## Basys3_Abacus_Top
 module Basys3_Abacus_Top(
	 input clk,
	 input rst,
    input btnC,
    input btnR,
    input btnU,
    input [15:0] sw,
     output [6:0] seg,
     output dp,
     output [3:0] an,
     output [15:0] led
 );
For scale: roughly 2,300 cells after synthesis, roughly 240 flip-flops, roughly 49 I/O pins, roughly 15,000 um^2 of cells after synthesis.
clock: 4.17 ns
lec_check: 0
abc_area: 1
cap_margin: 20
core_margin: 2
core_utilization: 72
cts_cluster_diameter: 54
cts_cluster_size: 15
max_routing_layer: met4
place_density_lb_addon: 0.27
slew_margin: 20
run.sh (not shown) runs the stock make flow with config.mk's settings and CLKGATE_MAP_FILE=.
The baseline finished but failed the layout checks on setup timing.
Change:
ABC_AREA = unset   (was 1)
CORE_UTILIZATION = 59   (was 72)
CTS_CLUSTER_DIAMETER = unset   (was 54)
CTS_CLUSTER_SIZE = unset   (was 15)
MAX_ROUTING_LAYER = unset   (was met4)
PLACE_DENSITY_LB_ADDON = unset   (was 0.27)
SETUP_SLACK_MARGIN = -0.8   (was unset)
clock period = 8.14 ns   (was 4.17 ns; I/O delays follow)
What happened:
- This time the run finished clean
- wire length came out lower by a few percent
- via count came out lower by a few percent
- setup slack gains 2100 ps
- clock-buffer cell count came out higher by 10
- cell area came out lower slightly
- die size came out higher by a quarter to a third
- sequential power came out lower by well over a third
- core utilization came out lower by 19 points
Change:
CORE_UTILIZATION = 70   (was 59)
CTS_CLUSTER_DIAMETER = 42   (was unset)
SETUP_SLACK_MARGIN = unset   (was -0.8)
clock period = 5.11 ns   (was 8.14 ns; I/O delays follow)
Result: Now the flow completed, yet does not pass: setup timing. Clock-buffer cell count is lower by 2. Area after synthesis does not change. Cell area is higher by 6.6%. First-iteration DRC count is higher by 57%. Setup slack is worse by 2000 ps.
Change:
CORE_UTILIZATION = 68   (was 70)
CTS_CLUSTER_DIAMETER = unset   (was 42)
CTS_CLUSTER_SIZE = 87   (was unset)
HOLD_SLACK_MARGIN = -0.1   (was unset)
TNS_END_PERCENT = 5   (was unset)
clock period = 8.28 ns   (was 5.11 ns; I/O delays follow)
Effect: The changed run went through all stages and came out clean. Synthesized area stays the same. Non-clock buffer count went down by 114. Critical path depth went up by 1.
Change:
CORE_UTILIZATION = 59   (was 68)
CTS_CLUSTER_SIZE = unset   (was 87)
HOLD_SLACK_MARGIN = unset   (was -0.1)
TNS_END_PERCENT = unset   (was 5)
clock period = 6.61 ns   (was 8.28 ns; I/O delays follow)
Outcome: Cell area barely changes; routed wire length shrinks by 1.3%; utilization shrinks by 10 points; register-to-register slack is worse by 1300 ps; maximum frequency grows by 6.5%; worst setup slack is worse by 1300 ps; area after synthesis is unchanged; total power grows by 18%; hold slack is about the same; non-clock buffer count grows by 3; global-route usage shrinks by 3.7 points.

Basys3_Abacus_Top again, from the RTL that the note above started with.
export LEC_CHECK = 0
export ABC_AREA = 1
export CAP_MARGIN = 20
export CORE_ASPECT_RATIO = 1.39
export CORE_MARGIN = 2
export CORE_UTILIZATION = 72
export CTS_CLUSTER_DIAMETER = 36
export CTS_CLUSTER_SIZE = 10
export PLACE_DENSITY = 0.42
export SETUP_SLACK_MARGIN = 0.45
export SLEW_MARGIN = 20
create_clock -name core_clock -period 3.88 [get_ports {clk}]
The baseline reached the layout checks and failed them: negative setup slack.
Change:
--- a/flow/config.mk
+++ b/flow/config.mk
@@ -9,7 +9,7 @@
 export CAP_MARGIN = 20
-export CORE_ASPECT_RATIO = 1.39
 export CORE_MARGIN = 2
 export CORE_UTILIZATION = 72
-export CTS_CLUSTER_DIAMETER = 36
+export CTS_CLUSTER_DIAMETER = 394
 export CTS_CLUSTER_SIZE = 10
+export HOLD_SLACK_MARGIN = 0.28
 export PLACE_DENSITY = 0.42
@@ -17 +17,2 @@
 export SLEW_MARGIN = 20
+export TNS_END_PERCENT = 5
==> flow/constraint.sdc (replaced) <==
create_clock -name core_clock -period 3.67 [get_ports {clk}]
set_input_delay 0.7340 -clock core_clock [delete_from_list [all_inputs] [get_ports {clk}]]
set_output_delay 0.7340 -clock core_clock [all_outputs]
set_load 0.01 [all_outputs]
Effect: The new run finished but fails on negative setup slack; critical path depth grows by 3; design area shrinks by 0.69%; clock skew shrinks by 0.0042 ns; die size barely changes; hold slack gets worse by 0.010 ns; sequential power climbs by about 6%; total power goes down by 11%.

Starting RTL as in the previous note.
// Basys3_Abacus_Top
 module Basys3_Abacus_Top(
	 input clk,
	 input rst,
    input btnC,
    input btnR,
    input btnU,
    input [15:0] sw,
     output [6:0] seg,
     output dp,
     output [3:0] an,
     output [15:0] led
 );
wire[15:0] seven_seg_input;
wire[15:0] clock_module_mux_output;
wire[15:0] joiner;
wire [7:0] hours_bcd;
wire [7:0] minutes_bcd;
wire [7:0] seconds_bcd;
wire [7:0] stopwatch_ms_bcd;
wire [7:0] stopwatch_s_bcd;
wire clock_mode;
wire stop_watch_mode;
wire set_time_mode;
wire set_alarm_mode;
wire set_time_inc_mins;
wire set_time_inc_hours;
wire [5:0] raw_value_mins;
wire [5:0] raw_value_hrs;
wire btnC_debounced;
wire btnU_debounced;
wire btnR_debounced;
debounce_button u_btnc(
.clk(clk),
.rst(rst),
.debounce_in(btnC),
.debounce_out(btnC_debounced)
);
debounce_button u_btnu(
.clk(clk),
.rst(rst),
.debounce_in(btnU),
.debounce_out(btnU_debounced)
);
debounce_button u_btnR(
.clk(clk),
.rst(rst),
.debounce_in(btnR),
.debounce_out(btnR_debounced)
);
converter u_mode(
.converter_input({sw[1],sw[0]}),
.converter_output({set_alarm_mode, set_time_mode, stop_watch_mode, clock_mode})
);
alarm u_alarm(
.alarm_mins(sw[9:4]),
.alarm_hours(sw[15:10]),
.mins_value(raw_value_mins),
.hours_value(raw_value_hrs),
.flash(led)
);
count_time u1(
.master_clock(clk),
.rst(rst),
.set_time(set_time_mode),
.increment_hours(set_time_inc_hours),
.increment_minutes(set_time_inc_mins),
.raw_value_mins(raw_value_mins),
  ...
make LEC_CHECK=0 ABC_AREA=1 CAP_MARGIN=20 CORE_MARGIN=2 CORE_UTILIZATION=72 CTS_CLUSTER_DIAMETER=29 CTS_CLUSTER_SIZE=93 PLACE_DENSITY_LB_ADDON=0.26 SETUP_SLACK_MARGIN=0.86 SLEW_MARGIN=20 TNS_END_PERCENT=5 finish   # period 4.87 ns
Rerun with:
ABC_AREA = default   (was 1)
CORE_UTILIZATION = 40   (was 72)
CTS_CLUSTER_DIAMETER = default   (was 29)
CTS_CLUSTER_SIZE = default   (was 93)
PLACE_DENSITY_LB_ADDON = default   (was 0.26)
SETUP_SLACK_MARGIN = default   (was 0.86)
TNS_END_PERCENT = default   (was 5)
clock period = 6.61 ns   (was 4.87 ns; I/O delays follow)
Effect: Sequential power is lower by 27%; via count falls by 10%; final cell count decreases by 4.1%; non-clock buffer count decreases by 23; final area is lower by 3.4%; core utilization drops by 43 points; clock-buffer cell count is lower by 13; die area went up by 86%; flip-flop count stays the same.
Rerun with:
clock period = 10.0 ns   (was 6.61 ns; I/O delays follow)
=> Setup slack is better by 3.2 ns. Register-to-register slack improves by 3.2 ns. Clock-buffer cell count is higher by 1. Area after synthesis stays the same. Clock power came out lower by 31%. Non-clock buffer count came out lower by 5. Global-route usage came out higher by 0.40 points. Wire length went up by 1.3%. Hold slack gets worse by 0.0061 ns. Via count increases by 0.33%.
Rerun with:
CORE_UTILIZATION = 70   (was 40)
CTS_CLUSTER_SIZE = 87   (was default)
HOLD_SLACK_MARGIN = -0.1   (was default)
clock period = 8.28 ns   (was 10.0 ns; I/O delays follow)
Effect:
- worst setup slack loses 1.7 ns
- non-clock buffer count came out lower by 1
- cell count came out lower by 9.8%
- synthesized cell count is unchanged
- routed wire length came out lower by 3.9%
- design area came out lower by 2.1%

Setup of v45:
Basys3_Abacus_Top again, from the RTL that the note above started with.
export LEC_CHECK = 0
export ABC_AREA = 1
export CAP_MARGIN = 35
export CORE_ASPECT_RATIO = 1.09
export CORE_MARGIN = 2
export CORE_UTILIZATION = 40
export CTS_CLUSTER_SIZE = 90
export PLACE_DENSITY_LB_ADDON = 0.07
export SLEW_MARGIN = 20
create_clock -name core_clock -period 10.0 [get_ports {clk}]
In summary, v45 completed successfully, with a layout that passed the timing, design-rule and antenna checks.
Changes in v12 relative to v45:
# v45
export LEC_CHECK = 0
export ABC_AREA = 1
export CAP_MARGIN = 35
export CORE_ASPECT_RATIO = 1.09
export CORE_MARGIN = 2
export CORE_UTILIZATION = 40
export CTS_CLUSTER_SIZE = 90
export PLACE_DENSITY_LB_ADDON = 0.07
export SLEW_MARGIN = 20
create_clock -name core_clock -period 10.0 [get_ports {clk}]
# v12
export LEC_CHECK = 0
export CAP_MARGIN = 20
export CORE_MARGIN = 2
export CORE_UTILIZATION = 67
export CTS_CLUSTER_SIZE = 15
export SLEW_MARGIN = 20
create_clock -name core_clock -period 5.25 [get_ports {clk}]
Apart from v12, each of v12 and v45 ends the flow with a layout that passes the timing, design-rule and antenna checks. Finished, but not clean: v12, with negative setup slack. The worst hold-check slack of v45 and that of v12 are within noise of each other. Note that the overall power of the completed layout recorded for v12 amounts to 1.8 times the value seen in v45. Simple-gate area share of the yosys netlist (higher): v45. Diff v12 and v45: post-route clock period utilization higher in v12. Looking at number of search-and-repair iterations in the first detailed-routing pass, v12 sits above v45. v45 → v12: synthesized cell count shrank by 226; area growth from synthesis to layout grew by 1.9 points. Sequential share of layout area: v12 lower than v45. Design area went up by a few percent going from v45 to v12.
Input changes introduced in v15 (baseline for comparison: v12):
# v12
export LEC_CHECK = 0
export CAP_MARGIN = 20
export CORE_MARGIN = 2
export CORE_UTILIZATION = 67
export CTS_CLUSTER_SIZE = 15
export SLEW_MARGIN = 20
create_clock -name core_clock -period 5.25 [get_ports {clk}]
# v15
export LEC_CHECK = 0
export CAP_MARGIN = 35
export CORE_MARGIN = 2
export CORE_UTILIZATION = 40
export CTS_CLUSTER_SIZE = 90
export SLEW_MARGIN = 20
create_clock -name core_clock -period 10.0 [get_ports {clk}]
--- outcome ---
Summary of v12 and v15: one run falls short of a clean finish, namely v12. The flow for v12 finished, though final verification flagged negative setup slack. When v15 is set beside v12, its post-placement cell area turns out to be about 2% smaller. Worst setup margin: v15 vs v12 up 3770 ps. Higher placeable core region among v15 and v12: v15. Sequential share of layout area (higher): v15. Comparing total of plain and repair buffers excluding clock buffers for v15 and v12, the bigger number came from v12. In v15, layout clock buffer count is lower than in v12. Re fraction of met1 tracks used by global routing: v15 and v12 aren't equal, and the higher value belongs to v12. The overall power of v15 is lower than that of v12.
Input changes introduced in v3 (baseline for comparison: v15):
# v15
export LEC_CHECK = 0
export CAP_MARGIN = 35
export CORE_MARGIN = 2
export CORE_UTILIZATION = 40
export CTS_CLUSTER_SIZE = 90
export SLEW_MARGIN = 20
create_clock -name core_clock -period 10.0 [get_ports {clk}]
# v3
export LEC_CHECK = 0
export ABC_AREA = 1
export CAP_MARGIN = 35
export CELL_PAD_IN_SITES_GLOBAL_PLACEMENT = 1
export CORE_ASPECT_RATIO = 0.79
export CORE_MARGIN = 5
export CORE_UTILIZATION = 71
export CTS_CLUSTER_SIZE = 19
export GPL_TIMING_DRIVEN = 1
export MIN_ROUTING_LAYER = met2
export PLACE_DENSITY_LB_ADDON = 0.07
export SLEW_MARGIN = 20
create_clock -name core_clock -period 10.0 [get_ports {clk}]
Results
Of v15 and v3, only v3 never reached the final stage. No final results exist for v3, since it was stopped by error FLW-0024 during 3_1_place_gp_skip_io. v3 ended up with a lower die span in y than v15 did. In the tables for v15 and v3, core box area reads lower with v3. v3 vs v15 on sequential-to-total area share from yosys stat: v3 is the higher one. Delta (v3 minus v15): post-synthesis adder-cell area fraction went up by 0.30 points; die size shrank by 41%. Combined area of all synthesized cells, v15 and v3: larger value in v15.

Setup of run A:
Basys3_Abacus_Top again, from the RTL that the note above started with.
// Basys3_Abacus_Top
 module Basys3_Abacus_Top(
	 input clk,
	 input rst,
    input btnC,
    input btnR,
    input btnU,
    input [15:0] sw,
     output [6:0] seg,
     output dp,
     output [3:0] an,
     output [15:0] led
 );
clock: 4.76 ns
lec_check: 0
abc_area: 1
cap_margin: 20
core_aspect_ratio: 0.91
core_margin: 2
core_utilization: 72
cts_cluster_diameter: 42
place_density: 0.95
setup_slack_margin: 0.7
slew_margin: 20
Per the final summary, run A finished and its layout is clean on timing, DRC and antenna.
#### Input delta (run B over run A)
# run A
export LEC_CHECK = 0
export ABC_AREA = 1
export CAP_MARGIN = 20
export CORE_ASPECT_RATIO = 0.91
export CORE_MARGIN = 2
export CORE_UTILIZATION = 72
export CTS_CLUSTER_DIAMETER = 42
export PLACE_DENSITY = 0.95
export SETUP_SLACK_MARGIN = 0.7
export SLEW_MARGIN = 20
create_clock -name core_clock -period 4.76 [get_ports {clk}]
# run B
export LEC_CHECK = 0
export ABC_AREA = 1
export CAP_MARGIN = 20
export CORE_MARGIN = 2
export CORE_UTILIZATION = 72
export CTS_CLUSTER_DIAMETER = 29
export PLACE_DENSITY_LB_ADDON = 0.26
export SETUP_SLACK_MARGIN = 0.86
export SLEW_MARGIN = 20
create_clock -name core_clock -period 4.87 [get_ports {clk}]
- Run A vs run B, critical path startpoint: u3.u3.int_count[6] vs u3.u2.int_count[5]
- Run B vs run A, transition time at the pin with the least slew margin went up by 0.020 ns.
- Going from run A to run B, the number of antenna repair diodes was found to have gone down by 1.
- According to the power report, total power for run B is higher than for run A.
- [run B] count of clock-buffer cells in the layout rose 63% relative to run A
- In the reports for run B and run A, the smaller clock network power share belongs to run A.
- Between run B and run A, the setup slack is higher for run B.
Changes in run C relative to run B:
# run B
export LEC_CHECK = 0
export ABC_AREA = 1
export CAP_MARGIN = 20
export CORE_MARGIN = 2
export CORE_UTILIZATION = 72
export CTS_CLUSTER_DIAMETER = 29
export PLACE_DENSITY_LB_ADDON = 0.26
export SETUP_SLACK_MARGIN = 0.86
export SLEW_MARGIN = 20
create_clock -name core_clock -period 4.87 [get_ports {clk}]
# run C
export LEC_CHECK = 0
export CAP_MARGIN = 20
export CORE_MARGIN = 2
export CORE_UTILIZATION = 58
export SLEW_MARGIN = 20
create_clock -name core_clock -period 3.94 [get_ports {clk}]
==> results <==
- The layout from run C, despite a flow that completed every stage, fails the layout checks, with the failing checks listed as negative setup slack.
- In run C relative to run B, yosys-reported design area after synthesis had gone up by a few percent.
- On cell count after synthesis: between run C and run B, it ends up higher for run B.
- Run C vs. run B: non-clock buffer instance count of the final layout went up about 400%; critical path buffer and inverter count went up.
Input changes introduced in run D (baseline for comparison: run C):
# run C
export LEC_CHECK = 0
export CAP_MARGIN = 20
export CORE_MARGIN = 2
export CORE_UTILIZATION = 58
export SLEW_MARGIN = 20
create_clock -name core_clock -period 3.94 [get_ports {clk}]
# run D
export LEC_CHECK = 0
export CAP_MARGIN = 20
export CORE_MARGIN = 2
export CORE_UTILIZATION = 59
export SLEW_MARGIN = 20
create_clock -name core_clock -period 6.5 [get_ports {clk}]
==> results <==
Run D did not stop at any stage, and its layout met the timing, design-rule and antenna checks. The critical path data required time reported for run D is greater than that of run C by 2.57 ns. Run D ends up with a wire length of the first global-routing pass that is 13% lower than in run C. Summary of run D over run C: share of power burned in the clock network was more or less identical, largest stage delay on the critical path about even. Run D: count of inserted tapcells is 31 lower than what run C reported. Detailed-route via count: run C and run D compared, higher one is run C. Run D — pin count of the biggest net entering global routing 21% lower, run C as reference. Run D vs run C, worst setup path startpoint: u3.u2.int_count[6] vs u3.u2.int_count[5]. The routed wirelength normalized by instance count of run C and that of run D are within noise of each other. Run D ends up with a setup fix buffers added after clock tree synthesis that is 10 lower than in run C. Total power: run D below run C.
### run D -> run E
# run D
export LEC_CHECK = 0
export CAP_MARGIN = 20
export CORE_MARGIN = 2
export CORE_UTILIZATION = 59
export SLEW_MARGIN = 20
create_clock -name core_clock -period 6.5 [get_ports {clk}]
# run E
export LEC_CHECK = 0
export ABC_AREA = 1
export CAP_MARGIN = 20
export CORE_MARGIN = 2
export CORE_UTILIZATION = 72
export SLEW_MARGIN = 20
create_clock -name core_clock -period 12.4 [get_ports {clk}]
==> comparison <==
Layout overhead on the synthesized area: run E > run D. Delta (run E minus run D): detailed route wirelength on metal3 went down 15%; cell area after layout went down about 3.6%. Run E vs run D, vias after detailed routing went up by about 0.8%. Cell type of the slowest stage on the worst timing path = sky130_fd_sc_hd__or4_1: run D; cell type of the slowest stage on the worst timing path = sky130_fd_sc_hd__clkdlybuf4s50_1: run E. Between run D and run E, the flow reports post-layout total power decreasing by more than a quarter. Run E vs. run D: combinational power now smaller, die size went down. Going from run D to run E, final wirelength fell 8.4%, total length of routed met2 wires shrank by 1.6%, clock latency reported for the late side of the worst-skew pair went down 0.02 ns.
Edits applied to the flow inputs when going from run E to run F:
# run E
export LEC_CHECK = 0
export ABC_AREA = 1
export CAP_MARGIN = 20
export CORE_MARGIN = 2
export CORE_UTILIZATION = 72
export SLEW_MARGIN = 20
create_clock -name core_clock -period 12.4 [get_ports {clk}]
# run F
export LEC_CHECK = 0
export ABC_AREA = 1
export CAP_MARGIN = 20
export CORE_MARGIN = 2
export CORE_UTILIZATION = 70
export CTS_CLUSTER_DIAMETER = 42
export SETUP_SLACK_MARGIN = 0.7
export SLEW_MARGIN = 20
create_clock -name core_clock -period 4.76 [get_ports {clk}]
==> comparison <==
Buffer and inverter count on the worst path up 2 in run F wrt run E. Comparing run E and run F, the lower count of clock-buffer cells in the layout is on run E. Run E → run F: sequential cell count ~0 delta, internal cell power climbed 2.4 mW, fraction of area in multi-input gates now smaller. Relative to run E, the die outline area of run F is higher by 2.8%. The higher vertical die dimension came out of run F. Going from run E to run F, routed wire length grew by about 6.5%, net load switching power grew by about 200%. Run F vs run E, slowest library cell on the worst path: sky130_fd_sc_hd__dfxtp_4 vs sky130_fd_sc_hd__clkdlybuf4s50_1. Via count grows by a few percent when moving from run E to run F. Comparing run E and run F, the higher highest ir drop seen on vdd is on run F.
Power figures rest on the tool's default switching activity, not on a simulated workload.
